$ cat flow/design.v
module B2BCD_IP #(parameter WIDTH = 4, parameter DIGIT = 2) (
    Binary_code,
    BCD_code
);
input  [WIDTH-1:0]   Binary_code;
output [DIGIT*4-1:0] BCD_code;
parameter W = WIDTH - 3;
parameter D = DIGIT * 4;
genvar i, j;
integer m;
wire [D-1:0] Binary_code_temp;
assign Binary_code_temp = {{(D - WIDTH){1'b0}}, Binary_code};
assign BCD_code = loop_i[W - 1].BCD_temp;
reg [D-1:0] result;
generate
for(i = 0; i < W; i = i + 1) begin: loop_i
    reg [3:0] result [0:5];
    reg [D-1:0] BCD_temp;
    case(i)
    0: begin
        for(j = 0; j <= i / 3; j = j + 1) begin
            always@ (*) begin
                case(Binary_code_temp[WIDTH - i + j * 4 -: 4])
                0: result[j] = 0;
                1: result[j] = 1;
                2: result[j] = 2;
                3: result[j] = 3;
                4: result[j] = 4;
                5: result[j] = 8;
                6: result[j] = 9;
                7: result[j] = 10;
                8: result[j] = 11;
                9: result[j] = 12;
                default: result[j] = 0;
                endcase
            end
        end
    end
    default: begin  
        for(j = 0; j <= i / 3; j = j + 1) begin
            always@ (*) begin
                case(loop_i[i - 1].BCD_temp[WIDTH - i + j * 4 -: 4])
                0: result[j] = 0;
                1: result[j] = 1;
                2: result[j] = 2;
                3: result[j] = 3;
                4: result[j] = 4;
                5: result[j] = 8;
                6: result[j] = 9;
                7: result[j] = 10;
                8: result[j] = 11;
                9: result[j] = 12;
                default: result[j] = 0;
                endcase
            end
        end
    end
    endcase
    case(i)
    0: begin
        always@ (*) begin
            BCD_temp = Binary_code_temp;
            for(m = 0; m <= i / 3; m = m + 1) begin
                BCD_temp[WIDTH - i + m * 4 -: 4] = result[m];
            end
        end
    end
    default: begin
        always@ (*) begin
            BCD_temp = loop_i[i - 1].BCD_temp;
            for(m = 0; m <= i / 3; m = m + 1) begin
                BCD_temp[WIDTH - i + m * 4 -: 4] = result[m];
            end
        end
    end
    endcase
end
endgenerate
endmodule
module handle_binary(Binary_temp, BCD);
parameter WIDTH = 4;
parameter DIGIT = 2;
input [DIGIT * 4-1:0] Binary_temp;
output [DIGIT * 4-1:0] BCD;
reg [DIGIT * 4-1:0] BCD;
integer k;
always@ (*) begin
    BCD = 0;
    for (k = 0; k < WIDTH; k = k + 1) begin
        case(WIDTH)
        0, 1, 2, 3, 4: begin
            if (BCD[3:0] >= 5) BCD[3:0] = BCD[3:0] + 3;
            if (BCD[7:4] >= 5) BCD[7:4] = BCD[7:4] + 3;
            BCD = {BCD[DIGIT*4-2:0], Binary_temp[WIDTH - 1 - k]};	 
        end
        5, 6, 7, 8: begin
            if (BCD[3:0] >= 5) BCD[3:0] = BCD[3:0] + 3;
            if (BCD[7:4] >= 5) BCD[7:4] = BCD[7:4] + 3;
            BCD = {BCD[DIGIT*4-2:0], Binary_temp[WIDTH - 1 - k]};	 
        end
        9, 10, 11, 12: begin
            if (BCD[3:0] >= 5) BCD[3:0] = BCD[3:0] + 3;
            if (BCD[7:4] >= 5) BCD[7:4] = BCD[7:4] + 3;
            BCD = {BCD[DIGIT*4-2:0], Binary_temp[WIDTH - 1 - k]};	 
        end
        13, 14, 15, 16: begin
            if (BCD[3:0] >= 5) BCD[3:0] = BCD[3:0] + 3;
            if (BCD[7:4] >= 5) BCD[7:4] = BCD[7:4] + 3;
            BCD = {BCD[DIGIT*4-2:0], Binary_temp[WIDTH - 1 - k]};	 
        end
        17, 18, 19, 20: begin
            if (BCD[3:0] >= 5) BCD[3:0] = BCD[3:0] + 3;
            if (BCD[7:4] >= 5) BCD[7:4] = BCD[7:4] + 3;
            BCD = {BCD[DIGIT*4-2:0], Binary_temp[WIDTH - 1 - k]};	 
        end
        endcase
    end
end
endmodule
module UT_TOP (
    clk, rst_n, in_valid, in_time,
    out_valid, out_display, out_day
);
input clk, rst_n, in_valid;
input [30:0] in_time;
output reg out_valid;
output reg [3:0] out_display;
output reg [2:0] out_day;
parameter IDLE = 0;
parameter INPUT = 1;
parameter CAL = 2;
parameter OUTPUT = 3;
reg [1:0] next_state, current_state;
reg [4:0] count;
reg [4:0] four_year_span;
reg [1:0] leap_count;  
reg [30:0] in_time_reg;
reg [26:0] four_year;
reg [24:0] one_year;
reg [21:0] month;
reg [17:0] date;
reg [17:0] hour;
reg [5:0] minute;
reg [5:0] second;
reg [10:0] year_ip_in;
reg [3:0] month_ip_in;
reg [4:0] date_ip_in;
reg [4:0] hour_ip_in;
reg [5:0] minute_ip_in;
reg [5:0] second_ip_in;
reg [11:0] bin;
wire [15:0] bout;
reg [2:0] out_day_reg;  
reg [15:0] year_ip_out;
reg [7:0] month_ip_out, date_ip_out, hour_ip_out, minute_ip_out, second_ip_out;
always@ (posedge clk or negedge rst_n) begin
  if(!rst_n)
    current_state <= IDLE;
  else
    current_state <= next_state;
end
always@ (*) begin
    case(current_state)
    IDLE: begin
        if(in_valid)
            next_state = CAL;
        else
            next_state = IDLE;
    end
    CAL: begin
        if(count == 17)
            next_state = IDLE;
        else
            next_state = CAL;
    end
    default: next_state = current_state;
    endcase
end
B2BCD_IP #(.WIDTH(12), .DIGIT(4)) B0(.Binary_code(bin), .BCD_code(bout));
always@ (*) begin
    if(current_state == CAL) begin
        case(count - 1)
        2: bin = {1'b0, year_ip_in};
        3: bin = {8'b0, month_ip_in};
        4: bin = {7'b0, date_ip_in};
        5: bin = {7'b0, hour_ip_in};
        6: bin = {6'b0, minute_ip_in};
        7: bin = {6'b0, second_ip_in};
        default: bin = 0;
        endcase
    end
    else begin
        bin = 0;
    end
end
always@ (posedge clk or negedge rst_n) begin
    if(!rst_n) begin
        year_ip_out <= 0;
        month_ip_out <= 0;
        date_ip_out <= 0;
        hour_ip_out <= 0;
        minute_ip_out <= 0;
        second_ip_out <= 0;
    end
    else begin
        if(current_state == IDLE) begin
            year_ip_out <= 0;
            month_ip_out <= 0;
            date_ip_out <= 0;
            hour_ip_out <= 0;
            minute_ip_out <= 0;
            second_ip_out <= 0;
        end
        else if(current_state == CAL) begin
            case(count - 1)
            2: year_ip_out <= bout;
            3: month_ip_out <= bout[7:0];
            4: date_ip_out <= bout[7:0];
            5: hour_ip_out <= bout[7:0];
            6: minute_ip_out <= bout[7:0];
            7: second_ip_out <= bout[7:0];
            endcase
        end
    end
end
always@ (posedge clk or negedge rst_n) begin
    if(!rst_n) begin
        in_time_reg <= 0;
    end
    else begin
        if(in_valid) begin
            in_time_reg <= in_time;
        end
        else if(current_state == CAL) begin
            in_time_reg <= in_time_reg;
        end
    end
end
always@ (posedge clk or negedge rst_n) begin
    if(!rst_n) begin
        count <= 0;
    end
    else begin
        if(current_state == IDLE) begin
            count <= 0;
        end
        else if(current_state == CAL) begin
            count <= count + 1;
        end
        else begin
            count <= count;
        end
    end
end
always@ (posedge clk or negedge rst_n) begin
    if(!rst_n) begin
        four_year_span <= 0;
    end
    else begin
        if(current_state == IDLE)
            four_year_span <= 0;
        else if(current_state == CAL) begin
            if(count == 0) begin
                if(in_time_reg >= 0 && in_time_reg < 126230400) four_year_span <= 0;
                else if(in_time_reg < 252460800)  four_year_span <= 1;
                else if(in_time_reg < 378691200)  four_year_span <= 2;
                else if(in_time_reg < 504921600)  four_year_span <= 3;
                else if(in_time_reg < 631152000)  four_year_span <= 4;
                else if(in_time_reg < 757382400)  four_year_span <= 5;
                else if(in_time_reg < 883612800)  four_year_span <= 6;
                else if(in_time_reg < 1009843200) four_year_span <= 7;
                else if(in_time_reg < 1136073600) four_year_span <= 8;
                else if(in_time_reg < 1262304000) four_year_span <= 9;
                else if(in_time_reg < 1388534400) four_year_span <= 10;
                else if(in_time_reg < 1514764800) four_year_span <= 11;
                else if(in_time_reg < 1640995200) four_year_span <= 12;
                else if(in_time_reg < 1767225600) four_year_span <= 13;
                else if(in_time_reg < 1893456000) four_year_span <= 14;
                else if(in_time_reg < 2019686400) four_year_span <= 15;
                else if(in_time_reg < 2145916800) four_year_span <= 16;
                else                              four_year_span <= 17;
            end
            else begin
                four_year_span <= four_year_span;
            end
        end
    end
end
always@ (posedge clk or negedge rst_n) begin
    if(!rst_n) begin
        four_year <= 0;
    end
    else begin
        if(current_state == IDLE)
            four_year <= 0;
        else if(current_state == CAL) begin
            if(in_time_reg >= 0 && in_time_reg < 126230400) four_year <= in_time_reg;
            else if(in_time_reg < 252460800)  four_year <= in_time_reg - 126230400;
            else if(in_time_reg < 378691200)  four_year <= in_time_reg - 252460800;
            else if(in_time_reg < 504921600)  four_year <= in_time_reg - 378691200;
            else if(in_time_reg < 631152000)  four_year <= in_time_reg - 504921600;
            else if(in_time_reg < 757382400)  four_year <= in_time_reg - 631152000;
            else if(in_time_reg < 883612800)  four_year <= in_time_reg - 757382400;
            else if(in_time_reg < 1009843200) four_year <= in_time_reg - 883612800;
            else if(in_time_reg < 1136073600) four_year <= in_time_reg - 1009843200;
            else if(in_time_reg < 1262304000) four_year <= in_time_reg - 1136073600;
            else if(in_time_reg < 1388534400) four_year <= in_time_reg - 1262304000;
            else if(in_time_reg < 1514764800) four_year <= in_time_reg - 1388534400;
            else if(in_time_reg < 1640995200) four_year <= in_time_reg - 1514764800;
            else if(in_time_reg < 1767225600) four_year <= in_time_reg - 1640995200;
            else if(in_time_reg < 1893456000) four_year <= in_time_reg - 1767225600;
            else if(in_time_reg < 2019686400) four_year <= in_time_reg - 1893456000;
            else if(in_time_reg < 2145916800) four_year <= in_time_reg - 2019686400;
            else                              four_year <= in_time_reg - 2145916800;
        end
    end
end
always@ (posedge clk or negedge rst_n) begin
    if(!rst_n) begin
        one_year <= 0;
    end
    else begin
        if(current_state == IDLE)
            one_year <= 0;
        else if(current_state == CAL) begin
            if(four_year >= 0 && four_year < 31536000)
                one_year <= four_year;
            else if(four_year < 63072000)
                one_year <= four_year - 31536000;
            else if(four_year < 94694400)
                one_year <= four_year - 63072000;
            else
                one_year <= four_year - 94694400;
        end
    end
end
always@ (posedge clk or negedge rst_n) begin
    if(!rst_n) begin
        leap_count <= 0;
    end
    else begin
        if(current_state == IDLE) begin
            leap_count <= 0;
        end
        else if (current_state == CAL) begin
            if(four_year >= 0 && four_year < 31536000)
                leap_count <= 0;
            else if(four_year < 63072000)
                leap_count <= 1;
            else if(four_year < 94694400)
                leap_count <= 2;
            else
                leap_count <= 3;
        end
    end
end
always@ (posedge clk) begin
    if(current_state == IDLE) begin
        year_ip_in <= 0;
    end
    else if(current_state == CAL) begin
        if(count == 2)
            year_ip_in <= 1970 + four_year_span * 4 + leap_count;
    end
end
always@ (posedge clk or negedge rst_n) begin
    if(!rst_n) begin
        month <= 0;
        month_ip_in <= 0;
    end
    else begin
        if(current_state == IDLE) begin
            month <= 0;
            month_ip_in <= 0;
        end
        else if(current_state == CAL) begin
            if(count == 2) begin
                if(leap_count == 2) begin  
                    if(one_year >= 0 && one_year < 2678400) begin 
                        month <= one_year;
                        month_ip_in <= 1;
                    end
                    else if(one_year < 5184000) begin 
                        month <= one_year - 2678400;
                        month_ip_in <= 2;
                    end
                    else if(one_year < 7862400) begin 
                        month <= one_year - 5184000;
                        month_ip_in <= 3;
                    end
                    else if(one_year < 10454400) begin 
                        month <= one_year - 7862400;
                        month_ip_in <= 4;
                    end
                    else if(one_year < 13132800) begin 
                        month <= one_year - 10454400;
                        month_ip_in <= 5;
                    end
                    else if(one_year < 15724800) begin 
                        month <= one_year - 13132800;
                        month_ip_in <= 6;
                    end
                    else if(one_year < 18403200) begin 
                        month <= one_year - 15724800;
                        month_ip_in <= 7;
                    end
                    else if(one_year < 21081600) begin 
                        month <= one_year - 18403200;
                        month_ip_in <= 8;
                    end
                    else if(one_year < 23673600) begin 
                        month <= one_year - 21081600;
                        month_ip_in <= 9;
                    end
                    else if(one_year < 26352000) begin 
                        month <= one_year - 23673600;
                        month_ip_in <= 10;
                    end
                    else if(one_year < 28944000) begin 
                        month <= one_year - 26352000;
                        month_ip_in <= 11;
                    end
                    else  begin 
                        month <= one_year - 28944000;
                        month_ip_in <= 12;
                    end
                end
                else begin  
                    if(one_year >= 0 && one_year < 2678400) begin 
                        month <= one_year;
                        month_ip_in <= 1;
                    end
                    else if(one_year < 5097600) begin 
                        month <= one_year - 2678400;
                        month_ip_in <= 2;
                    end
                    else if(one_year < 7776000) begin 
                        month <= one_year - 5097600;
                        month_ip_in <= 3;
                    end
                    else if(one_year < 10368000) begin 
                        month <= one_year - 7776000;
                        month_ip_in <= 4;
                    end
                    else if(one_year < 13046400) begin 
                        month <= one_year - 10368000;
                        month_ip_in <= 5;
                    end
                    else if(one_year < 15638400) begin 
                        month <= one_year - 13046400;
                        month_ip_in <= 6;
                    end
                    else if(one_year < 18316800) begin 
                        month <= one_year - 15638400;
                        month_ip_in <= 7;
                    end
                    else if(one_year < 20995200) begin 
                        month <= one_year - 18316800;
                        month_ip_in <= 8;
                    end
                    else if(one_year < 23587200) begin 
                        month <= one_year - 20995200;
                        month_ip_in <= 9;
                    end
                    else if(one_year < 26265600) begin 
                        month <= one_year - 23587200;
                        month_ip_in <= 10;
                    end
                    else if(one_year < 28857600) begin 
                        month <= one_year - 26265600;
                        month_ip_in <= 11;
                    end
                    else begin 
                        month <= one_year - 28857600;
                        month_ip_in <= 12;
                    end
                end
            end
        end
    end
end
always@ (posedge clk or negedge rst_n) begin
    if(!rst_n) begin
        date <= 0;
        date_ip_in <= 0;
    end
    else begin
        if(current_state == IDLE) begin
            date <= 0;
            date_ip_in <= 0;
        end
        else if(current_state == CAL) begin
            if(count == 3) begin
                if(month >= 0 && month < 86400) begin
                    date <= month;
                    date_ip_in <= 1;
                end
                else if(month < 172800) begin
                    date <= month - 86400;
                    date_ip_in <= 2;
                end
                else if(month < 259200) begin
                    date <= month - 172800;
                    date_ip_in <= 3;
                end
                else if(month < 345600) begin
                    date <= month - 259200;
                    date_ip_in <= 4;
                end
                else if(month < 432000) begin
                    date <= month - 345600;
                    date_ip_in <= 5;
                end
                else if(month < 518400) begin
                    date <= month - 432000;
                    date_ip_in <= 6;
                end
                else if(month < 604800) begin
                    date <= month - 518400;
                    date_ip_in <= 7;
                end
                else if(month < 691200) begin
                    date <= month - 604800;
                    date_ip_in <= 8;
                end
                else if(month < 777600) begin
                    date <= month - 691200;
                    date_ip_in <= 9;
                end
                else if(month < 864000) begin
                    date <= month - 777600;
                    date_ip_in <= 10;
                end
                else if(month < 950400) begin
                    date <= month - 864000;
                    date_ip_in <= 11;
                end
                else if(month < 1036800) begin
                    date <= month - 950400;
                    date_ip_in <= 12;
                end
                else if(month < 1123200) begin
                    date <= month - 1036800;
                    date_ip_in <= 13;
                end
                else if(month < 1209600) begin
                    date <= month - 1123200;
                    date_ip_in <= 14;
                end
                else if(month < 1296000) begin
                    date <= month - 1209600;
                    date_ip_in <= 15;
                end
                else if(month < 1382400) begin
                    date <= month - 1296000;
                    date_ip_in <= 16;
                end
                else if(month < 1468800) begin
                    date <= month - 1382400;
                    date_ip_in <= 17;
                end
                else if(month < 1555200) begin
                    date <= month - 1468800;
                    date_ip_in <= 18;
                end
                else if(month < 1641600) begin
                    date <= month - 1555200;
                    date_ip_in <= 19;
                end
                else if(month < 1728000) begin
                    date <= month - 1641600;
                    date_ip_in <= 20;
                end
                else if(month < 1814400) begin
                    date <= month - 1728000;
                    date_ip_in <= 21;
                end
                else if(month < 1900800) begin
                    date <= month - 1814400;
                    date_ip_in <= 22;
                end
                else if(month < 1987200) begin
                    date <= month - 1900800;
                    date_ip_in <= 23;
                end
                else if(month < 2073600) begin
                    date <= month - 1987200;
                    date_ip_in <= 24;
                end
                else if(month < 2160000) begin
                    date <= month - 2073600;
                    date_ip_in <= 25;
                end
                else if(month < 2246400) begin
                    date <= month - 2160000;
                    date_ip_in <= 26;
                end
                else if(month < 2332800) begin
                    date <= month - 2246400;
                    date_ip_in <= 27;
                end
                else if(month < 2419200) begin
                    date <= month - 2332800;
                    date_ip_in <= 28;
                end
                else if(month < 2505600) begin
                    date <= month - 2419200;
                    date_ip_in <= 29;
                end
                else if(month < 2592000) begin
                    date <= month - 2505600;
                    date_ip_in <= 30;
                end
                else begin
                    date <= month - 2592000;
                    date_ip_in <= 31;
                end
            end
        end
    end
end
always@ (posedge clk or negedge rst_n) begin
    if(!rst_n) begin
        hour <= 0;
        hour_ip_in <= 0;
    end
    else begin
        if(current_state == IDLE) begin
            hour <= 0;
            hour_ip_in <= 0;
        end
        else if(current_state == CAL) begin
            if(date >= 0 && date < 3600) begin
                hour <= date;
                hour_ip_in <= 0;
            end
            else if(date < 7200) begin
                hour <= date - 3600;
                hour_ip_in <= 1;
            end
            else if(date < 10800) begin
                hour <= date - 7200;
                hour_ip_in <= 2;
            end
            else if(date < 14400) begin
                hour <= date - 10800;
                hour_ip_in <= 3;
            end
            else if(date < 18000) begin
                hour <= date - 14400;
                hour_ip_in <= 4;
            end
            else if(date < 21600) begin
                hour <= date - 18000;
                hour_ip_in <= 5;
            end
            else if(date < 25200) begin
                hour <= date - 21600;
                hour_ip_in <= 6;
            end
            else if(date < 28800) begin
                hour <= date - 25200;
                hour_ip_in <= 7;
            end
            else if(date < 32400) begin
                hour <= date - 28800;
                hour_ip_in <= 8;
            end
            else if(date < 36000) begin
                hour <= date - 32400;
                hour_ip_in <= 9;
            end
            else if(date < 39600) begin
                hour <= date - 36000;
                hour_ip_in <= 10;
            end
            else if(date < 43200) begin
                hour <= date - 39600;
                hour_ip_in <= 11;
            end
            else if(date < 46800) begin
                hour <= date - 43200;
                hour_ip_in <= 12;
            end
            else if(date < 50400) begin
                hour <= date - 46800;
                hour_ip_in <= 13;
            end
            else if(date < 54000) begin
                hour <= date - 50400;
                hour_ip_in <= 14;
            end
            else if(date < 57600) begin
                hour <= date - 54000;
                hour_ip_in <= 15;
            end
            else if(date < 61200) begin
                hour <= date - 57600;
                hour_ip_in <= 16;
            end
            else if(date < 64800) begin
                hour <= date - 61200;
                hour_ip_in <= 17;
            end
            else if(date < 68400) begin
                hour <= date - 64800;
                hour_ip_in <= 18;
            end
            else if(date < 72000) begin
                hour <= date - 68400;
                hour_ip_in <= 19;
            end
            else if(date < 75600) begin
                hour <= date - 72000;
                hour_ip_in <= 20;
            end
            else if(date < 79200) begin
                hour <= date - 75600;
                hour_ip_in <= 21;
            end
            else if(date < 82800) begin
                hour <= date - 79200;
                hour_ip_in <= 22;
            end
            else begin
                hour <= date - 82800;
                hour_ip_in <= 23;
            end
        end
    end
end
always@ (posedge clk or negedge rst_n) begin
    if(!rst_n) begin
        minute_ip_in <= 0;
        second_ip_in <= 0;
    end
    else begin
        if(current_state == IDLE) begin
            minute_ip_in <= 0;
            second_ip_in <= 0;
        end
        else if(current_state == CAL) begin
            minute_ip_in <= hour / 'd60;
            second_ip_in <= hour % 'd60;
        end
    end
end
always@ (*) begin
    if(current_state == CAL) begin
        if(count == 4) begin
            if(month_ip_in == 1 || month_ip_in == 2) begin
                out_day_reg = (date_ip_in + (month_ip_in + 12) * 2 + 3 * (month_ip_in + 13) / 5 + (year_ip_in - 1) + (year_ip_in - 1) / 4) % 7;
            end
            else begin
                out_day_reg = (date_ip_in + month_ip_in * 2 + 3 * (month_ip_in + 1) / 5 + year_ip_in + year_ip_in / 4 ) % 7;
            end
        end
        else begin
            out_day_reg = 0;
        end
    end
    else begin
        out_day_reg = 0;
    end
end
always@ (posedge clk or negedge rst_n) begin
    if(!rst_n) begin
        out_valid <= 0;
    end
    else begin
        if(current_state == CAL) begin
            if(count >= 4 && count <= 17)
                out_valid <= 1;
            else
                out_valid <= 0;
        end
        else begin
            out_valid <= 0;
        end
    end
end
always@ (posedge clk or negedge rst_n) begin
    if(!rst_n) begin
        out_day <= 0;
    end
    else begin
        if(current_state == CAL) begin
            if(count == 4) begin
                out_day <= out_day_reg;
            end
            else begin
                out_day <= out_day;
            end
        end
        else begin
            out_day <= 0;
        end
    end
end
always@ (posedge clk or negedge rst_n) begin
    if(!rst_n) begin
        out_display <= 0;
    end
    else begin
        if(current_state == CAL) begin
            case(count)
            4: out_display <= year_ip_out[15:12];
            5: out_display <= year_ip_out[11:8];
            6: out_display <= year_ip_out[7:4];
            7: out_display <= year_ip_out[3:0];
            8: out_display <= month_ip_out[7:4];
            9: out_display <= month_ip_out[3:0];
            10: out_display <= date_ip_out[7:4];
            11: out_display <= date_ip_out[3:0];
            12: out_display <= hour_ip_out[7:4];
            13: out_display <= hour_ip_out[3:0];
            14: out_display <= minute_ip_out[7:4];
            15: out_display <= minute_ip_out[3:0];
            16: out_display <= second_ip_out[7:4];
            17: out_display <= second_ip_out[3:0];
            default: out_display <= 0;
            endcase
        end
        else begin
            out_display <= 0;
        end
    end
end
endmodule
$ cat flow/run.sh
#!/bin/bash
# the make line also repeats each setting of config.mk as NAME=value (left out here)
make -C /OpenROAD-flow-scripts/flow DESIGN_CONFIG=/design/flow/config.mk WORK_HOME=/design/flow/orfs CLKGATE_MAP_FILE= finish
$ cat flow/config.mk
export PLATFORM = sky130hd
export DESIGN_NAME = UT_TOP
export DESIGN_NICKNAME = UT_TOP
export VERILOG_FILES = /design/flow/design.v
export SDC_FILE = /design/flow/constraint.sdc
export NUM_CORES = 4
export LEC_CHECK = 0
export ABC_AREA = 1
export CAP_MARGIN = 5
export CORE_ASPECT_RATIO = 1.56
export CORE_MARGIN = 2
export CORE_UTILIZATION = 71
export CTS_CLUSTER_DIAMETER = 260
export CTS_CLUSTER_SIZE = 17
export GPL_ROUTABILITY_DRIVEN = 1
export MAX_ROUTING_LAYER = met4
export PLACE_DENSITY_LB_ADDON = 0.28
export SETUP_SLACK_MARGIN = -2.0
export SLEW_MARGIN = 20
export TNS_END_PERCENT = 50
$ cat flow/constraint.sdc
create_clock -name core_clock -period 8.13 [get_ports {clk}]
set_input_delay 1.6260 -clock core_clock [delete_from_list [all_inputs] [get_ports {clk}]]
set_output_delay 1.6260 -clock core_clock [all_outputs]
set_load 0.01 [all_outputs]
==> results of run 1 <==
metrics by stage:
stage / util / setup WS (ps) / cell area [µm²]
2_1_floorplan: - / -4170 / 39600
3_3_place_gp: 0.771 / -4510 / 42200
3_5_place_dp: 0.771 / -5330 / 42200
4_1_cts: 0.791 / -4810 / 43300
repair_timing:
action	CTS
setup buffers	39
pin swaps	85
setup endpoints to repair	3
resized	76
routing by layer:
metal  GRT overflow  track usage
met4            198        0.681
met1             14        0.720
met3             36        0.509
met5              -            -
met2            329        0.911
==> GITHUB_STEP_SUMMARY, run 1 <==
## Implementation flow summary

| Metric | Value |
|---|---|
| Post-synth area hogs | `dfrtp_1, nand2_1, o21ai_0` |
| Hold buffer count at cts | `0` |
| Synth unique cells | `66` |
| Post-synth EDFFs | `0` |
| Post-DP HPWL | `123 mm` |
| Yosys top cell by area | `dfrtp_1` |
| MUX area fraction | `0.000254` |
| Routability cong. | `1.37` |
| Post-synth area from yosys stat | `39400 µm²` |
| TritonCTS buffer count | `18` |
| Max-area cell share | `0.154` |
| Ys Warns | `11` |
| Clock root cell | `clkbuf_16` |
| Synthesized area | `39400 µm²` |
| Post-Syn Instances | `6713` |
| Commonest flop | `dfrtp_1` |
| Worst-case clock buffer depth | `3` |
| Async SR Flop Fraction | `0.957` |
| # clock sinks | `254` |
| Chip area | `57400 µm²` |
| Post-synthesis net count | `6961` |
| Mean Syn Cell Area | `5.87 µm²` |
| Most instantiated cells after synthesis | `nand2_1, inv_1, o21ai_0` |
| Yosys reg bits | `254` |
| Port bufs | `41` |
| Die W | `193 µm` |
| XOR/XNOR Area Share | `0.0422` |
| Most frequent cell after synthesis | `nand2_1` |
| Synth Seq Share | `0.160` |
| Pre-placement core utilization | `0.719` |
| Core area | `54800 µm²` |
| Chip Height | `298 µm` |
| Run Error | `[ERROR GRT-0116] Global routing finished with congestion. Check the congestion regions in the DRC Viewer.` |
| Logic family by area | `AND-OR/OR-AND gates` |
| DP Cell Count | `7474` |
| Adders+Majority by Area | `0.0743` |
| GRT Total Usage | `0.726` |
| Rows | `107` |
| # Cells Yosys | `6713` |
| Total grt overflow | `577` |
| Fail Step | `global routing` |
| Simple Share, Synth | `0.270` |
| H-tree depth | `1` |
| Status | `did not finish` |
| Ao+oa area frac | `0.332` |
| IO Pins | `42` |
==> run 2, diff against run 1 <==
Settings changed: ABC_AREA 1 to not set, CAP_MARGIN 5 to 20, CORE_ASPECT_RATIO 1.56 to not set, CORE_UTILIZATION 71 to 21, CTS_CLUSTER_DIAMETER 260 to not set, CTS_CLUSTER_SIZE 17 to not set, GPL_ROUTABILITY_DRIVEN 1 to not set, MAX_ROUTING_LAYER met4 to not set, PLACE_DENSITY_LB_ADDON 0.28 to not set, SETUP_SLACK_MARGIN -2.0 to not set, TNS_END_PERCENT 50 to not set.
Clock period 8.13 ns to 18.4 ns, I/O delays scaled along.
==> run 2 against run 1 <==
Net effect: now clean on timing, DRC and antenna; synthesized cell count is 6.7% lower; die size went up to 3.5 times the previous value; area after synthesis is 4.7% higher.
==> GITHUB_STEP_SUMMARY, run 2 <==
### Metrics collected by this job

| Metric | Value |
|---|---|
| Critical Path Sink Type | `flip-flop` |
| Routed WL per cell | `19.8 µm` |
| Chip Height | `447 µm (+50%)` |
| CP max stage cell | `or4_1` |
| Worst flop-to-flop path endpoint | `out_day[0]` |
| Final hold violation count | `0` |
| Synthesized area | `41200 µm² (+4.7%)` |
| Final hold slack | `483 ps` |
| CP max FO | `11` |
| Setup Buffers After CTS | `0 (-100%)` |
| Max cap viols | `0` |
| Post-synth area from yosys stat | `41200 µm² (+4.7%)` |
| Simple Share, Synth | `0.248 (-0.0221)` |
| # clock sinks | `254 (unchanged)` |
| Critical Path Source Type | `flip-flop` |
| Clock root cell | `clkbuf_16` |
| Clock transition at path regs | `60 ps` |
| Most frequent cell after synthesis | `nand2_1` |
| Number of antenna repair diodes | `0` |
| Synth unique cells | `125 (+89%)` |
| Final setup margin | `1400 ps` |
| Max transition margin | `0.167` |
| Max Slew Vio Count | `0` |
| CTS tree | `done` |
| Post-synthesis net count | `6508 (-6.5%)` |
| Port bufs | `41 (unchanged)` |
| Late-Pin Clk Latency | `580 ps` |
| Max-area cell share | `0.147 (-0.00686)` |
| Largest net degree at the start of global routing | `122` |
| Most instantiated cells after synthesis | `nand2_1, a21oi_1, nor2_1` |
| Final Cycle Share | `0.924` |
| Critical Path Stages | `67` |
| Number of antenna violations at the first check in global routing | `0` |
| Total wire length | `170 mm` |
| Fill count | `22000` |
| Post-DP HPWL | `124 mm (+0.21%)` |
| Worst-case clock buffer depth | `3 (unchanged)` |
| Fmax | `58.8 MHz` |
| Core area | `195000 µm² (+260%)` |
| Mean Syn Cell Area | `6.58 µm² (+12%)` |
| Final setup vio count | `0` |
| Worst hold stages | `2` |
| Adders+Majority by Area | `0.0727 (-0.00155)` |
| Post-Syn Instances | `6260 (-6.7%)` |
| Commonest flop | `dfrtp_1` |
| Buffers & Inverters on Critical Path | `4` |
| Rows | `162 (+51%)` |
| GRT Total Usage | `0.160` |
| Async SR Flop Fraction | `0.957 (unchanged)` |
| Routability cong. | `0.990 (-28%)` |
| Tmin final | `17000 ps` |
| H-tree depth | `2 (+1)` |
| Worst path max stage delay | `570 ps` |
| CP startpoint | `month_ip_in[0]` |
| Worst hold path type | `flip-flop to flip-flop` |
| MUX area fraction | `0.0256 (+0.0253)` |
| Crit path max-delay family | `AND-OR/OR-AND gates` |
| Skew final | `27.0 ps` |
| Chip area | `200000 µm² (+250%)` |
| IO Pins | `42 (unchanged)` |
| Total grt overflow | `0` |
| Syn-to-layout area delta | `9.66%` |
| Synth Seq Share | `0.153 (-0.00714)` |
| DRC viols | `0` |
| Post-synth area hogs | `dfrtp_1, a21oi_1, nand2_1` |
| RSZ-0062 raised after global routing | `false` |
| Global-route wire length before repair | `264 mm` |
| WP data required | `18910 ps` |
| Worst R2R Path Depth | `67` |
| Crit path top cell by count | `ha_1` |
| Reg2Reg Setup Slack | `1400 ps` |
| # Cells Yosys | `6260 (-6.7%)` |
| Yosys reg bits | `254 (unchanged)` |
| Hold Startpoint | `second_ip_in[5]` |
| Status | `finished clean` |
| Initial DRT Pass Iterations | `8` |
| TritonCTS buffer count | `35 (+17)` |
| Tool warning count | `106` |
| Ys Warns | `11 (unchanged)` |
| Logic family by area | `AND-OR/OR-AND gates` |
| Arr. time, crit path | `17520 ps` |
| Die W | `447 µm (+130%)` |
| Place WS | `700 ps (+6030 ps)` |
| Drt initial violations | `5928` |
| Worst setup path class | `flip-flop to flip-flop` |
| Yosys top cell by area | `dfrtp_1` |
| XOR/XNOR Area Share | `0.0408 (-0.00146)` |
| Vias | `48800` |
| Setup_tns | `0 ps` |
| Final net count | `6178` |
| Worst Setup EP | `out_day[0]` |
| Vias in the first global route | `45300` |
| MI comb area | `32300 µm²` |
| Ao+oa area frac | `0.394 (+0.0613)` |
| Drt via density | `5.69` |
| Worst r2r src | `month_ip_in[0]` |
| Pre-placement core utilization | `0.211 (-0.508)` |
| Slew of the pin with the lowest slew margin | `1240 ps` |
| Hold Path Sink | `second_ip_in[5]` |
| Register area | `6310 µm²` |
| Post-synth EDFFs | `0 (unchanged)` |
| ANT nets after route | `0` |
==> run 2: timing repair <==
| item | in CTS | in global routing |
|---|---|---|
| resized | 0 | 6 |
| setup endpoints to repair | 0 | 3 |
| hold buffers | 0 | 0 |
| hold endpoints to repair | 0 | 0 |
==> run 2: area by class of cell <==
type,count,area share
Inverter,161,0.0134
Sequential cell,254,0.140
Timing Repair Buffer,187,0.0333
Clock buffer,46,0.0219
Clock inverter,17,0.00459
Tap cell,2624,0.0726
Multi-Input combinational cell,5291,0.715
==> run 2: per-layer routing <==
layer  routed length [µm]  GRT usage  part of all wire
met1                70300      0.212              0.41
met5                    0          0                 0
met2                77100      0.261              0.45
met4                 7020     0.0632             0.041
met3                15300     0.0235             0.090
==> run 2: per-stage QoR <==
step	instances	util	instance area [µm²]
after floorplan	6260	-	41200
after global placement	8515	0.225	44000
after global routing	8580	0.232	45200
final	8580	0.232	45200
after detailed placement	8515	0.225	44000
after CTS	8578	0.232	45200
==> run 3, diff against run 2 <==
Settings changed: CAP_MARGIN 20 to 35, CELL_PAD_IN_SITES_DETAIL_PLACEMENT set to 2, CORE_UTILIZATION 21 to 40, HOLD_SLACK_MARGIN set to 0.05, MAX_ROUTING_LAYER set to met4.
Clock period 18.4 ns to 10.6 ns, I/O delays scaled along.
==> run 3 against run 2 <==
Net effect: the run now fails in global routing; synthesized cell count did not move; area after synthesis did not move; die size fell by 47%.
==> GITHUB_STEP_SUMMARY, run 3 <==
## Implementation flow summary

| Metric | Value |
|---|---|
| Chip area | `106000 µm² (-47%)` |
| Core area | `102000 µm² (-48%)` |
| Ao+oa area frac | `0.394 (unchanged)` |
| TritonCTS buffer count | `30 (-14%)` |
| Hold buffer count at cts | `0 (unchanged)` |
| Post-synth EDFFs | `0 (unchanged)` |
| # Cells Yosys | `6260 (unchanged)` |
| Die W | `325 µm (-27%)` |
| Fail Step | `global routing` |
| Yosys reg bits | `254 (unchanged)` |
| Commonest flop | `dfrtp_1` |
| Port bufs | `41 (unchanged)` |
| H-tree depth | `1 (-1)` |
| XOR/XNOR Area Share | `0.0408 (unchanged)` |
| # clock sinks | `254 (unchanged)` |
| Most instantiated cells after synthesis | `nand2_1, a21oi_1, nor2_1` |
| Post-synthesis net count | `6508 (unchanged)` |
| Post-synth area from yosys stat | `41200 µm² (unchanged)` |
| Logic family by area | `AND-OR/OR-AND gates` |
| Worst-case clock buffer depth | `3 (unchanged)` |
| Chip Height | `325 µm (-27%)` |
| Async SR Flop Fraction | `0.957 (unchanged)` |
| Synth Seq Share | `0.153 (unchanged)` |
| Rows | `117 (-28%)` |
| Routability cong. | `1.01 (+2.1%)` |
| Status | `did not finish` |
| Synthesized area | `41200 µm² (unchanged)` |
| Mean Syn Cell Area | `6.58 µm² (unchanged)` |
| Most frequent cell after synthesis | `nand2_1` |
| Pre-placement core utilization | `0.404 (+0.193)` |
| Adders+Majority by Area | `0.0727 (unchanged)` |
| Ys Warns | `11 (unchanged)` |
| MUX area fraction | `0.0256 (unchanged)` |
| Clock root cell | `clkbuf_16` |
| Max-area cell share | `0.147 (unchanged)` |
| Post-synth area hogs | `dfrtp_1, a21oi_1, nand2_1` |
| Yosys top cell by area | `dfrtp_1` |
| IO Pins | `42 (unchanged)` |
| Post-DP HPWL | `180 mm (+46%)` |
| Simple Share, Synth | `0.248 (unchanged)` |
| Synth unique cells | `125 (unchanged)` |
| Post-Syn Instances | `6260 (unchanged)` |
==> run 3: through the flow <==
stage	area [µm²]	instances	TNS, ps	worst slack [ps]
after floorplan	41500	6260	-8830	-2990
after global placement	44200	7467	-8950	-3020
after detailed placement	44300	7472	-12360	-4210
after CTS	46100	7567	-11160	-3730
==> run 3: repair_timing <==
action	in CTS
endpoints found under the hold margin	0
pin swaps	65
resized	75
endpoints found under the setup margin	3
setup buffers	40
==> run 4, diff against run 3 <==
Settings changed: ABC_AREA set to 1, CAP_MARGIN 35 to 20, CELL_PAD_IN_SITES_DETAIL_PLACEMENT 2 to 0, CELL_PAD_IN_SITES_GLOBAL_PLACEMENT set to 2, CORE_ASPECT_RATIO set to 0.66, CORE_MARGIN 2 to 8, CORE_UTILIZATION 40 to 35, CTS_CLUSTER_DIAMETER set to 168, GPL_ROUTABILITY_DRIVEN set to 1, GPL_TIMING_DRIVEN set to 0, HOLD_SLACK_MARGIN 0.05 to -0.01, MAX_ROUTING_LAYER met4 to met5, MIN_ROUTING_LAYER set to met2, PLACE_DENSITY_LB_ADDON set to 0.04, TNS_END_PERCENT set to 80.
Clock period 10.6 ns to 25.1 ns, I/O delays scaled along.
==> run 4 against run 3 <==
Net effect: the run again fails in global routing; synthesized cell count increased by 7.2%; area after synthesis decreased by 4.5%; die size increased by 17%.
==> GITHUB_STEP_SUMMARY, run 4 <==
## Implementation flow summary

| Metric | Value |
|---|---|
| Clock root cell | `clkbuf_16` |
| H-tree depth | `1 (unchanged)` |
| IO Pins | `42 (unchanged)` |
| Total grt overflow | `1320` |
| Hold buffer count at cts | `0 (unchanged)` |
| Worst-case clock buffer depth | `3 (unchanged)` |
| Most instantiated cells after synthesis | `nand2_1, inv_1, o21ai_0` |
| Chip Height | `289 µm (-11%)` |
| Port bufs | `40 (-2.4%)` |
| Async SR Flop Fraction | `0.957 (unchanged)` |
| Chip area | `124000 µm² (+17%)` |
| Post-synth area hogs | `dfrtp_1, nand2_1, o21ai_0` |
| Post-synthesis net count | `6961 (+7.0%)` |
| Place WS | `8650 ps (+12850 ps)` |
| Post-Syn Instances | `6713 (+7.2%)` |
| Synth unique cells | `66 (-47%)` |
| Ao+oa area frac | `0.332 (-0.0613)` |
| Run Error | `[ERROR GRT-0116] Global routing finished with congestion. Check the congestion regions in the DRC Viewer.` |
| # clock sinks | `254 (unchanged)` |
| Mean Syn Cell Area | `5.87 µm² (-11%)` |
| MUX area fraction | `0.000254 (-0.0253)` |
| Pre-placement core utilization | `0.351 (-0.0531)` |
| Logic family by area | `AND-OR/OR-AND gates` |
| Post-synth area from yosys stat | `39400 µm² (-4.5%)` |
| Commonest flop | `dfrtp_1` |
| Simple Share, Synth | `0.270 (+0.0221)` |
| Setup Buffers After CTS | `0 (-100%)` |
| XOR/XNOR Area Share | `0.0422 (+0.00146)` |
| Status | `did not finish` |
| Ys Warns | `11 (unchanged)` |
| Yosys reg bits | `254 (unchanged)` |
| Adders+Majority by Area | `0.0743 (+0.00155)` |
| Synth Seq Share | `0.160 (+0.00714)` |
| TritonCTS buffer count | `27 (-10%)` |
| Area post-placement | `41800 µm² (-5.7%)` |
| Post-synth EDFFs | `0 (unchanged)` |
| Rows | `100 (-15%)` |
| Synthesized area | `39400 µm² (-4.5%)` |
| GRT Total Usage | `0.679` |
| Fail Step | `global routing` |
| Core area | `112000 µm² (+10%)` |
| Die W | `429 µm (+32%)` |
| Cts repair resizes | `0 (-100%)` |
| Max-area cell share | `0.154 (+0.00686)` |
| Yosys top cell by area | `dfrtp_1` |
| # Cells Yosys | `6713 (+7.2%)` |
| Routability cong. | `1.22 (+20%)` |
| DP Cell Count | `8237 (+10%)` |
| Post-DP HPWL | `191 mm (+6.0%)` |
| Most frequent cell after synthesis | `nand2_1` |
[run 4: metal layers]
metal / global-route usage / GRT overflow
met1: - / -
met2: 0.681 / 18
met3: 0.886 / 1113
met4: 0.332 / 24
met5: 0.721 / 165
==> run 5, diff against run 4 <==
Settings changed: CAP_MARGIN 20 to 35, CELL_PAD_IN_SITES_DETAIL_PLACEMENT 0 to 1, CELL_PAD_IN_SITES_GLOBAL_PLACEMENT 2 to not set, CORE_ASPECT_RATIO 0.66 to 0.96, CORE_MARGIN 8 to 2, CORE_UTILIZATION 35 to 15, CTS_CLUSTER_DIAMETER 168 to 158, GPL_ROUTABILITY_DRIVEN 1 to 0, GPL_TIMING_DRIVEN 0 to not set, HOLD_SLACK_MARGIN -0.01 to 0.07, MIN_ROUTING_LAYER met2 to met1, PLACE_DENSITY_LB_ADDON 0.04 to 0.09, TNS_END_PERCENT 80 to not set.
Clock period 25.1 ns to 10.6 ns, I/O delays scaled along.
==> run 5 against run 4 <==
Net effect: the layout now fails its checks (negative setup slack); synthesized cell count did not move; die size rose by 120%; area after synthesis did not move.
==> GITHUB_STEP_SUMMARY, run 5 <==
### Metrics collected by this job

| Metric | Value |
|---|---|
| Worst hold stages | `2` |
| Hold buffer count at cts | `0 (unchanged)` |
| Drt via density | `4.81` |
| Crit path top cell by count | `nand2_2` |
| Max transition margin | `0.321` |
| Global-route wire length before repair | `364 mm` |
| Largest net degree at the start of global routing | `65` |
| Worst hold path type | `flip-flop to flip-flop` |
| Fill count | `32600` |
| Crit path max-delay family | `simple AND/OR/NAND/NOR gates` |
| Critical Path Source Type | `flip-flop` |
| Final Cycle Share | `1.23` |
| CP max FO | `5` |
| Buffers & Inverters on Critical Path | `30` |
| Async SR Flop Fraction | `0.957 (unchanged)` |
| DRC viols | `0` |
| Yosys top cell by area | `dfrtp_1` |
| Synth Seq Share | `0.160 (unchanged)` |
| Total grt overflow | `0` |
| GRT Total Usage | `0.180` |
| Fmax | `76.7 MHz` |
| Arr. time, crit path | `13610 ps` |
| Worst R2R Path Depth | `103` |
| CTS tree | `done` |
| Worst r2r src | `month_ip_in[1]` |
| H-tree depth | `2 (+1)` |
| Worst setup path class | `flip-flop to flip-flop` |
| Worst path max stage delay | `550 ps` |
| Vias | `49900` |
| Syn-to-layout area delta | `23.3%` |
| Clock transition at path regs | `60 ps` |
| Post-synth EDFFs | `0 (unchanged)` |
| Synth unique cells | `66 (unchanged)` |
| Chip Height | `506 µm (+75%)` |
| Most frequent cell after synthesis | `nand2_1` |
| Max Slew Vio Count | `0` |
| Post-DP HPWL | `187 mm (-1.7%)` |
| Status | `finished with violations` |
| Late-Pin Clk Latency | `630 ps` |
| ANT nets after route | `0` |
| Worst Setup EP | `out_day[0]` |
| Port bufs | `41 (+2.5%)` |
| Most instantiated cells after synthesis | `nand2_1, inv_1, o21ai_0` |
| # Cells Yosys | `6713 (unchanged)` |
| Drt initial violations | `3480` |
| Post-synthesis net count | `6961 (unchanged)` |
| Pre-placement core utilization | `0.151 (-0.200)` |
| Post-Syn Instances | `6713 (unchanged)` |
| Tmin final | `13030 ps` |
| Clock root cell | `clkbuf_16` |
| Chip area | `267000 µm² (+120%)` |
| Yosys reg bits | `254 (unchanged)` |
| Simple Share, Synth | `0.270 (unchanged)` |
| Final design area excluding fillers | `48600 µm²` |
| Total wire length | `247 mm` |
| Ys Warns | `11 (unchanged)` |
| Hold Startpoint | `out_day[2]` |
| RSZ-0062 raised after global routing | `true` |
| WP data required | `11180 ps` |
| Hold Path Sink | `out_day[2]` |
| Adders+Majority by Area | `0.0743 (unchanged)` |
| Commonest flop | `dfrtp_1` |
| Fin util | `0.186` |
| # clock sinks | `254 (unchanged)` |
| CP max stage cell | `fa_1` |
| Area post-placement | `45900 µm² (+10%)` |
| CP startpoint | `month_ip_in[1]` |
| Post-synth area hogs | `dfrtp_1, nand2_1, o21ai_0` |
| Routed WL per cell | `23.8 µm` |
| Core area | `262000 µm² (+130%)` |
| Initial DRT Pass Iterations | `6` |
| Max cap viols | `0` |
| Die W | `527 µm (+23%)` |
| Ao+oa area frac | `0.332 (unchanged)` |
| Final setup vio count | `3` |
| Tool warning count | `107` |
| Worst flop-to-flop path endpoint | `out_day[0]` |
| MUX area fraction | `0.000254 (unchanged)` |
| TritonCTS buffer count | `40 (+48%)` |
| Final setup margin | `-2430 ps` |
| Vias in the first global route | `51800` |
| Synthesized area | `39400 µm² (unchanged)` |
| Mean Syn Cell Area | `5.87 µm² (unchanged)` |
| Logic family by area | `AND-OR/OR-AND gates` |
| XOR/XNOR Area Share | `0.0422 (unchanged)` |
| Final hold violation count | `0` |
| Max-area cell share | `0.154 (unchanged)` |
| Rows | `184 (+84%)` |
| Number of antenna violations at the first check in global routing | `8` |
| Skew final | `18.6 ps` |
| Setup_tns | `-7260 ps` |
| Critical Path Sink Type | `flip-flop` |
| Slew of the pin with the lowest slew margin | `1010 ps` |
| Critical Path Stages | `103` |
| Reg2Reg Setup Slack | `-2430 ps` |
| IO Pins | `42 (unchanged)` |
| Final net count | `7154` |
| Failed Checks | `negative setup slack` |
| Worst-case clock buffer depth | `3 (unchanged)` |
| Post-synth area from yosys stat | `39400 µm² (unchanged)` |
==> run 5: per-layer routing <==
metal | routed length, µm | global-route usage
met2 | 111000 | 0.289
met4 | 7030 | 0.0489
met5 | 12 | 0
met1 | 119000 | 0.255
met3 | 9820 | 0.0156
==> run 5: repair_timing <==
| item | CTS | global route |
|---|---|---|
| endpoints found under the setup margin | 3 | 3 |
| pin swaps | 68 | 106 |
| buffers inserted | 63 | 16 |
| gates resized | 70 | 104 |
==> run 5: final cells by class <==
cell class,instances,area (µm²),share of cell area
Multi-Input combinational cell,5192,29300,0.603
Timing Repair Buffer,474,3740,0.0769
Inverter,944,3570,0.0734
Clock inverter,17,224,0.00461
Antenna cell,1,2.50,0.0000515
Tap cell,3441,4310,0.0887
Clock buffer,55,1160,0.0238
Sequential cell,254,6310,0.130
==> run 5: metrics by stage <==
stage               instances  hold slack, ps  setup slack [ps]
floorplan                6713             449             -1620
global placement        10200             468             -2820
detailed placement      10200             474             -3100
CTS                     10400             488             -2470
global route            10400             510             -3570
finish                  10400             482             -2430
==> run 6, diff against run 5 <==
Settings changed: ABC_AREA 1 to not set, CAP_MARGIN 35 to 20, CELL_PAD_IN_SITES_DETAIL_PLACEMENT 1 to not set, CORE_ASPECT_RATIO 0.96 to not set, CORE_UTILIZATION 15 to 72, CTS_CLUSTER_DIAMETER 158 to not set, GPL_ROUTABILITY_DRIVEN 0 to not set, HOLD_SLACK_MARGIN 0.07 to not set, MAX_ROUTING_LAYER met5 to not set, MIN_ROUTING_LAYER met1 to not set, PLACE_DENSITY_LB_ADDON 0.09 to not set, SETUP_SLACK_MARGIN set to -0.83.
Clock period 10.6 ns to 12.1 ns, I/O delays scaled along.
==> run 6 against run 5 <==
Net effect: clock skew rose by 7.6 ps; design area fell by 7.5%; worst setup slack gained 43 ps; critical endpoint unchanged; register-to-register slack improved by 40 ps; the layout still fails its checks (negative setup slack); maximum frequency is 10% lower; flip-flop count is the same.
==> GITHUB_STEP_SUMMARY, run 6 <==
### Metrics collected by this job

| Metric | Value |
|---|---|
| Clock transition at path regs | `70 ps (about the same)` |
| Worst path max stage delay | `550 ps (about the same)` |
| Max transition margin | `0.223 (-0.0977)` |
| Number of antenna violations at the first check in global routing | `2 (-6)` |
| Simple Share, Synth | `0.248 (-0.0221)` |
| Most frequent cell after synthesis | `nand2_1` |
| Yosys reg bits | `254 (unchanged)` |
| Ys Warns | `11 (unchanged)` |
| Total wire length | `167 mm (-32%)` |
| Met1 Usage GRT | `0.635 (+0.380)` |
| Routability cong. | `1.09` |
| Failed Checks | `negative setup slack` |
| Post-DP HPWL | `111 mm (-41%)` |
| Total grt overflow | `0 (unchanged)` |
| Fin util | `0.795 (+0.609)` |
| Port bufs | `41 (unchanged)` |
| Post-synthesis net count | `6508 (-6.5%)` |
| DP Cell Count | `6796 (-34%)` |
| WP data required | `12580 ps (+1400 ps)` |
| Final setup vio count | `3 (unchanged)` |
| Yosys top cell by area | `dfrtp_1` |
| ANT nets after route | `0 (unchanged)` |
| Most instantiated cells after synthesis | `nand2_1, a21oi_1, nor2_1` |
| Non-filler cells, final | `6898 (-34%)` |
| Arr. time, crit path | `14970 ps (+1360 ps)` |
| Routed WL per cell | `24.2 µm (+1.6%)` |
| RSZ-0062 raised after global routing | `true` |
| Initial DRT Pass Iterations | `13 (+7)` |
| Reg2Reg Setup Slack | `-2390 ps (+40 ps)` |
| Worst hold stages | `2 (unchanged)` |
| Pre-placement core utilization | `0.730 (+0.579)` |
| Async SR Flop Fraction | `0.957 (unchanged)` |
| Core area | `56500 µm² (-78%)` |
| Clock root cell | `clkbuf_16` |
| Worst flop-to-flop path endpoint | `out_day[0]` |
| IO Pins | `42 (unchanged)` |
| Ao+oa area frac | `0.394 (+0.0613)` |
| Drt via density | `7.80 (+62%)` |
| Chip area | `59200 µm² (-78%)` |
| Final hold violation count | `0 (unchanged)` |
| Slew of the pin with the lowest slew margin | `1160 ps (+153 ps)` |
| CP startpoint | `month_ip_in[1]` |
| M3 GR Usage | `0.133 (+0.117)` |
| Post-synth area hogs | `dfrtp_1, a21oi_1, nand2_1` |
| Synthesized area | `41200 µm² (+4.7%)` |
| Commonest flop | `dfrtp_1` |
| Syn-to-layout area delta | `8.92%` |
| Largest net degree at the start of global routing | `152 (+130%)` |
| Final setup margin | `-2390 ps (+43.5 ps)` |
| Crit path top cell by count | `a21oi_2` |
| Post-Syn Instances | `6260 (-6.7%)` |
| Tool warning count | `112 (+4.7%)` |
| GRT Total Usage | `0.521 (+0.341)` |
| DRC viols | `0 (unchanged)` |
| Final net count | `6365 (-11%)` |
| CP max FO | `7 (+2)` |
| Skew final | `26.2 ps (+7.56 ps)` |
| TritonCTS buffer count | `30 (-25%)` |
| Worst-case clock buffer depth | `3 (unchanged)` |
| Worst setup path class | `flip-flop to flip-flop` |
| Worst hold path type | `flip-flop to flip-flop` |
| Worst Setup EP | `out_day[0]` |
| Buffers & Inverters on Critical Path | `7 (-77%)` |
| Logic family by area | `AND-OR/OR-AND gates` |
| XOR/XNOR Area Share | `0.0408 (-0.00146)` |
| Vias in the first global route | `49500 (-4.5%)` |
| Tmin final | `14490 ps (+1460 ps)` |
| Crit path max-delay family | `AND-OR/OR-AND gates` |
| Hold Startpoint | `second_ip_in[5]` |
| Critical Path Stages | `73 (-29%)` |
| Max-area cell share | `0.147 (-0.00686)` |
| Critical Path Sink Type | `flip-flop` |
| Status | `finished with violations` |
| Chip Height | `243 µm (-52%)` |
| Synth unique cells | `125 (+89%)` |
| Hold Path Sink | `second_ip_in[5]` |
| MUX area fraction | `0.0256 (+0.0253)` |
| Late-Pin Clk Latency | `630 ps (about the same)` |
| Worst r2r src | `month_ip_in[1]` |
| Global-route wire length before repair | `257 mm (-29%)` |
| Max Slew Vio Count | `0 (unchanged)` |
| Adders+Majority by Area | `0.0727 (-0.00155)` |
| # Cells Yosys | `6260 (-6.7%)` |
| Drt initial violations | `10100 (+190%)` |
| # clock sinks | `254 (unchanged)` |
| Final Cycle Share | `1.20 (-0.0321)` |
| Vias | `53800 (+7.8%)` |
| Post-synth EDFFs | `0 (unchanged)` |
| Die W | `243 µm (-54%)` |
| GR Util met2 | `0.811 (+0.522)` |
| CTS tree | `done` |
| Max cap viols | `0 (unchanged)` |
| Critical Path Source Type | `flip-flop` |
| Post-synth area from yosys stat | `41200 µm² (+4.7%)` |
| H-tree depth | `1 (-1)` |
| Fmax | `69.0 MHz (-10%)` |
| Worst R2R Path Depth | `73 (-29%)` |
| Mean Syn Cell Area | `6.58 µm² (+12%)` |
| Synth Seq Share | `0.153 (-0.00714)` |
| CP max stage cell | `or4_4` |
| Hold buffer count at cts | `0 (unchanged)` |
| Rows | `87 (-53%)` |
| GRT busiest layer | `met2` |
[run 6: layer usage]
layer  up-vias  share of wire
met1     23900           0.34
met4         2          0.090
met2      5339           0.42
li1      22900              -
met5         -        0.00011
met3      1636           0.15
[run 6: stage by stage]
| stage | instance area [µm²] | setup TNS, ps | hold WS [ps] | setup WS, ps |
|---|---|---|---|---|
| finish | 44900 | -7040 | 481 | -2390 |
| global route | 44900 | -8150 | 507 | -2740 |
| CTS | 44500 | -3930 | 470 | -1360 |
| detailed placement | 43000 | -4780 | 456 | -1640 |
| global placement | 43000 | -3550 | 454 | -1230 |
| floorplan | 41500 | -4330 | 439 | -1490 |
[run 6: cell type report]
class,instances,area (µm²)
fillers,4052,11600
well taps,756,946
flip-flops and latches,254,6310
multi-input cells,5291,33000
inverters,161,607
diodes,1,2.50
clock inverters,15,176
clock buffers,41,852
repair buffers,379,2980
[run 6: timing repair]
action | in CTS | in global routing
pin swaps | 55 | 50
setup endpoints to repair | 3 | 3
buffers inserted | 27 | 20
cloned | 0 | 0
resized | 57 | 43
==> run 7, diff against run 6 <==
Settings changed: CORE_ASPECT_RATIO set to 1.15, CORE_UTILIZATION 72 to 61, CTS_CLUSTER_DIAMETER set to 168, GPL_ROUTABILITY_DRIVEN set to 1, SETUP_SLACK_MARGIN -0.83 to not set, TNS_END_PERCENT set to 50.
Clock period 12.1 ns to 13.8 ns, I/O delays scaled along.
==> run 7 against run 6 <==
Net effect: the layout still fails its checks (negative setup slack); clock skew up 3.9 ps; maximum frequency up 3.6%; core utilization fell by 14 points; sequential share of layout area grew 0.31 points; routed wire length is 2.8% lower; flip-flop count unchanged; critical path depth shrank 9; critical path type unchanged; largest cell class unchanged.
==> GITHUB_STEP_SUMMARY, run 7 <==
### Metrics collected by this job

| Metric | Value |
|---|---|
| Worst setup path class | `flip-flop to flip-flop` |
| CP max stage cell | `or4_4` |
| Max cap viols | `0 (unchanged)` |
| Max Slew Vio Count | `0 (unchanged)` |
| Skew final | `30.1 ps (+3.89 ps)` |
| Final design area excluding fillers | `43900 µm² (-2.1%)` |
| Clock transition at path regs | `60 ps (about the same)` |
| Ys Warns | `11 (unchanged)` |
| Global-route wire length before repair | `251 mm (-2.5%)` |
| Commonest flop | `dfrtp_1` |
| Post-synth area hogs | `dfrtp_1, a21oi_1, nand2_1` |
| MUX area fraction | `0.0256 (unchanged)` |
| Die W | `246 µm (+1.3%)` |
| Mean Syn Cell Area | `6.58 µm² (unchanged)` |
| Worst Setup EP | `out_day[0]` |
| Worst path max stage delay | `630 ps (+80 ps)` |
| Drt initial violations | `6587 (-35%)` |
| Worst R2R Path Depth | `64 (-12%)` |
| IO Pins | `42 (unchanged)` |
| Yosys reg bits | `254 (unchanged)` |
| Buffers & Inverters on Critical Path | `4 (-3)` |
| H-tree depth | `2 (+1)` |
| Hold Startpoint | `second_ip_in[5]` |
| Most frequent cell after synthesis | `nand2_1` |
| Clock root cell | `clkbuf_16` |
| Total wire length | `162 mm (-2.8%)` |
| Synth Seq Share | `0.153 (unchanged)` |
| Logic family by area | `AND-OR/OR-AND gates` |
| Final setup margin | `-189 ps (+2200 ps)` |
| Number of antenna repair diodes | `0 (-1)` |
| Final net count | `6241 (-1.9%)` |
| Critical Path Sink Type | `flip-flop` |
| Status | `finished with violations` |
| Post-synthesis net count | `6508 (unchanged)` |
| Slew of the pin with the lowest slew margin | `1100 ps (-58.5 ps)` |
| Port bufs | `41 (unchanged)` |
| Largest net degree at the start of global routing | `104 (-32%)` |
| Pre-placement core utilization | `0.614 (-0.116)` |
| Post-DP HPWL | `115 mm (+3.2%)` |
| Reg2Reg Setup Slack | `-190 ps (+2200 ps)` |
| CP max FO | `8 (+1)` |
| Post-synth area from yosys stat | `41200 µm² (unchanged)` |
| Fmax | `71.5 MHz (+3.6%)` |
| Routability cong. | `1.06 (-2.7%)` |
| Yosys top cell by area | `dfrtp_1` |
| Late-Pin Clk Latency | `560 ps (-70 ps)` |
| Critical Path Stages | `64 (-12%)` |
| RSZ-0062 raised after global routing | `true` |
| Core area | `67100 µm² (+19%)` |
| Worst-case clock buffer depth | `3 (unchanged)` |
| Routed WL per cell | `23.5 µm (-2.9%)` |
| Max-area cell share | `0.147 (unchanged)` |
| Chip area | `69700 µm² (+18%)` |
| WP data required | `14220 ps (+1640 ps)` |
| Most instantiated cells after synthesis | `nand2_1, a21oi_1, nor2_1` |
| Rows | `102 (+17%)` |
| Critical Path Source Type | `flip-flop` |
| Post-Syn Instances | `6260 (unchanged)` |
| Max transition margin | `0.259 (+0.0362)` |
| Initial DRT Pass Iterations | `9 (-4)` |
| Worst flop-to-flop path endpoint | `out_day[0]` |
| Total grt overflow | `0 (unchanged)` |
| Ao+oa area frac | `0.394 (unchanged)` |
| # clock sinks | `254 (unchanged)` |
| Tmin final | `13990 ps (-502 ps)` |
| DP Cell Count | `6805 (+0.13%)` |
| ANT nets after route | `0 (unchanged)` |
| Number of antenna violations at the first check in global routing | `2 (unchanged)` |
| CTS tree | `done` |
| GRT Total Usage | `0.443 (-0.0778)` |
| Vias | `50300 (-6.6%)` |
| # Cells Yosys | `6260 (unchanged)` |
| Crit path max-delay family | `AND-OR/OR-AND gates` |
| Final hold slack | `473 ps (-7.91 ps)` |
| Place WS | `-514 ps (+1130 ps)` |
| XOR/XNOR Area Share | `0.0408 (unchanged)` |
| Hold Path Sink | `second_ip_in[5]` |
| Tool warning count | `109 (-2.7%)` |
| Non-filler cells, final | `6903 (+0.072%)` |
| Final hold violation count | `0 (unchanged)` |
| Failed Checks | `negative setup slack` |
| Synth unique cells | `125 (unchanged)` |
| Worst r2r src | `month_ip_in[1]` |
| TritonCTS buffer count | `34 (+13%)` |
| Post-synth EDFFs | `0 (unchanged)` |
| CP startpoint | `month_ip_in[1]` |
| Vias in the first global route | `45800 (-7.5%)` |
| Async SR Flop Fraction | `0.957 (unchanged)` |
| Final Cycle Share | `1.01 (-0.184)` |
| Syn-to-layout area delta | `6.59%` |
| Synthesized area | `41200 µm² (unchanged)` |
| Worst hold path type | `flip-flop to flip-flop` |
| Adders+Majority by Area | `0.0727 (unchanged)` |
| Area post-placement | `42200 µm² (-2.0%)` |
| Drt via density | `7.28 (-6.7%)` |
| Final setup vio count | `3 (unchanged)` |
| Chip Height | `283 µm (+16%)` |
| DRC viols | `0 (unchanged)` |
| Worst hold stages | `2 (unchanged)` |
| Simple Share, Synth | `0.248 (unchanged)` |
| Arr. time, crit path | `14410 ps (-560 ps)` |
-- run 7: cell type report --
cell class | count | area [µm²]
Tap cell | 884 | 1110
Fill cell | 6284 | 23200
Timing Repair Buffer | 251 | 2010
Clock buffer | 43 | 915
Inverter | 161 | 608
Clock inverter | 19 | 220
Multi-Input combinational cell | 5291 | 32800
Sequential cell | 254 | 6310
-- run 7: repair_timing --
action,CTS,global route
gates resized,26,44
cloned,0,0
endpoints found under the setup margin,3,3
pin swaps,31,35
hold buffers,0,0
setup buffers,19,16
-- run 7: per-layer routing --
metal / routed length (µm) / track usage
met1: 60200 / 0.543
met2: 73200 / 0.729
met3: 17200 / 0.0676
met4: 11600 / 0.279
met5: 11 / 0
-- run 7: stage by stage --
| step | TNS [ps] | util |
|---|---|---|
| floorplan | 0 | - |
| global placement | -647 | 0.628 |
| detailed placement | -1420 | 0.628 |
| CTS | 0 | 0.650 |
| global route | -1950 | 0.655 |
| finish | -399 | 0.655 |
